==> flow/design.v (excerpt) <==
module cpu_top_pipeline (
    input wire clk,
    input wire rst,
    output wire [7:0]  imem_addr,
    input  wire [15:0] imem_data,
    output wire [7:0]  dmem_addr,
    output wire [15:0] dmem_wdata,
    output wire        dmem_we,
    input  wire [15:0] dmem_rdata,
    output wire        halted
);
Size: roughly 3300 cells after synthesis, roughly 470 flip-flops, roughly 25000 sq um of cells after synthesis.
make LEC_CHECK=0 ABC_AREA=1 CAP_MARGIN=0 CORE_MARGIN=2 CORE_UTILIZATION=71 PLACE_DENSITY=0.8 SETUP_SLACK_MARGIN=-0.23 SLEW_MARGIN=20 finish   # period 3.75 ns
run.sh (not shown) runs the stock make flow with config.mk's settings and CLKGATE_MAP_FILE=.
The first run finished but fails on negative setup slack.
Change:
--- a/flow/config.mk
+++ b/flow/config.mk
@@ -7,8 +7,5 @@
 export LEC_CHECK = 0
-export ABC_AREA = 1
-export CAP_MARGIN = 0
+export CAP_MARGIN = 20
 export CORE_MARGIN = 2
-export CORE_UTILIZATION = 71
-export PLACE_DENSITY = 0.8
-export SETUP_SLACK_MARGIN = -0.23
+export CORE_UTILIZATION = 58
 export SLEW_MARGIN = 20
==> flow/constraint.sdc (replaced) <==
create_clock -name core_clock -period 3.01 [get_ports {clk}]
set_input_delay 0.6020 -clock core_clock [delete_from_list [all_inputs] [get_ports {clk}]]
set_output_delay 0.6020 -clock core_clock [all_outputs]
set_load 0.01 [all_outputs]
Effect: The changed run completed and failed the layout checks on negative setup slack. Critical path depth fell by 4. Sequential cell count stays the same. Via count fell by about a fifth. Core utilization fell by 8.6 points. Area after synthesis fell by a few percent. Maximum frequency fell by about a fifth.
Change:
--- a/flow/config.mk
+++ b/flow/config.mk
@@ -7,5 +7,9 @@
 export LEC_CHECK = 0
+export ABC_AREA = 1
 export CAP_MARGIN = 20
 export CORE_MARGIN = 2
-export CORE_UTILIZATION = 58
+export CORE_UTILIZATION = 72
+export CTS_CLUSTER_SIZE = 36
+export PLACE_DENSITY = 0.75
+export SETUP_SLACK_MARGIN = -0.14
 export SLEW_MARGIN = 20
==> flow/constraint.sdc (replaced) <==
create_clock -name core_clock -period 3.03 [get_ports {clk}]
set_input_delay 0.6060 -clock core_clock [delete_from_list [all_inputs] [get_ports {clk}]]
set_output_delay 0.6060 -clock core_clock [all_outputs]
set_load 0.01 [all_outputs]
The new run failed in global routing with ODB-0269.
Synthesized area goes up by 7.0%.
Synthesized cell count came out higher by about 30%.
Die area decreases by about 14%.

* * *

Starting RTL as in the previous note.
==> flow/config.mk <==
export PLATFORM = sky130hd
export DESIGN_NAME = cpu_top_pipeline
export DESIGN_NICKNAME = cpu_top_pipeline
export VERILOG_FILES = /design/flow/design.v
export SDC_FILE = /design/flow/constraint.sdc
export NUM_CORES = 4
export LEC_CHECK = 0
export CAP_MARGIN = 40
export CORE_ASPECT_RATIO = 1.74
export CORE_MARGIN = 6
export CORE_UTILIZATION = 19
export GPL_TIMING_DRIVEN = 0
export HOLD_SLACK_MARGIN = 0.18
export PLACE_DENSITY_LB_ADDON = 0.07
export SLEW_MARGIN = 30
==> flow/constraint.sdc <==
create_clock -name core_clock -period 6.24 [get_ports {clk}]
set_input_delay 1.2480 -clock core_clock [delete_from_list [all_inputs] [get_ports {clk}]]
set_output_delay 1.2480 -clock core_clock [all_outputs]
set_load 0.01 [all_outputs]
Then changed:
CAP_MARGIN = 20   (was 40)
CORE_ASPECT_RATIO = default   (was 1.74)
CORE_MARGIN = 2   (was 6)
CORE_UTILIZATION = 64   (was 19)
GPL_TIMING_DRIVEN = default   (was 0)
HOLD_SLACK_MARGIN = default   (was 0.18)
PLACE_DENSITY = 0.6   (was default)
PLACE_DENSITY_LB_ADDON = default   (was 0.07)
SLEW_MARGIN = 20   (was 30)
clock period = 4.4 ns   (was 6.24 ns; I/O delays follow)
The new run finished but fails on setup timing.
Sequential share of layout area rises by 0.86 points.
Critical path depth stays the same.
Routed wire length falls by 39%.
Die size came out lower by 71%.
Utilization goes up by 55 points.
Then changed:
ABC_AREA = 1   (was default)
CORE_UTILIZATION = 71   (was 64)
PLACE_DENSITY = 0.8   (was 0.6)
SETUP_SLACK_MARGIN = -0.19   (was default)
clock period = 3.77 ns   (was 4.4 ns; I/O delays follow)
What happened: The changed run completed and failed the layout checks on setup timing; sequential share of layout area drops by 0.52 points; die area drops by 3.4%; routed wire length climbs by 21%; global-route usage climbs by 10 points; synthesized area climbs by 7.0%.
Then changed:
CORE_UTILIZATION = 72   (was 71)
PLACE_DENSITY = 0.6   (was 0.8)
SETUP_SLACK_MARGIN = default   (was -0.19)
clock period = 4.61 ns   (was 3.77 ns; I/O delays follow)
This time the run completed without violations.
Final cell count is lower by 3.0%.
Worst setup slack improves by 0.65 ns.
Hold slack hardly moves.

* * *

Starting RTL as in the previous note.
make LEC_CHECK=0 ABC_AREA=1 CAP_MARGIN=30 CELL_PAD_IN_SITES_DETAIL_PLACEMENT=2 CELL_PAD_IN_SITES_GLOBAL_PLACEMENT=0 CORE_MARGIN=2 CORE_UTILIZATION=32 CTS_CLUSTER_SIZE=96 GPL_ROUTABILITY_DRIVEN=0 GPL_TIMING_DRIVEN=0 MAX_ROUTING_LAYER=met4 MIN_ROUTING_LAYER=met2 PLACE_DENSITY_LB_ADDON=0.29 SETUP_SLACK_MARGIN=0.43 SLEW_MARGIN=5 TNS_END_PERCENT=75 finish   # period 4.13 ns
The baseline died in 5_1_grt, error GRT-0116.
Edit:
ABC_AREA = unset   (was 1)
CAP_MARGIN = 20   (was 30)
CELL_PAD_IN_SITES_DETAIL_PLACEMENT = unset   (was 2)
CELL_PAD_IN_SITES_GLOBAL_PLACEMENT = unset   (was 0)
CORE_UTILIZATION = 45   (was 32)
CTS_CLUSTER_SIZE = unset   (was 96)
GPL_ROUTABILITY_DRIVEN = unset   (was 0)
GPL_TIMING_DRIVEN = unset   (was 0)
MAX_ROUTING_LAYER = unset   (was met4)
MIN_ROUTING_LAYER = unset   (was met2)
PLACE_DENSITY = 0.6   (was unset)
PLACE_DENSITY_LB_ADDON = unset   (was 0.29)
SETUP_SLACK_MARGIN = unset   (was 0.43)
SLEW_MARGIN = 20   (was 5)
TNS_END_PERCENT = unset   (was 75)
clock period = 5.31 ns   (was 4.13 ns; I/O delays follow)
After rerunning: This time the run went through all stages and came out clean. Synthesized area falls by 6.6%. Synthesized cell count falls by 24%. Die size falls by 33%.
Edit:
ABC_AREA = 1   (was unset)
CORE_UTILIZATION = 65   (was 45)
PLACE_DENSITY = unset   (was 0.6)
clock period = 2.95 ns   (was 5.31 ns; I/O delays follow)
=> Now the flow finished with setup timing left; synthesized cell count grows by 32%; critical path depth increases by 5; global-route usage goes up by 20 points; hold slack improved by 3.4 ps.
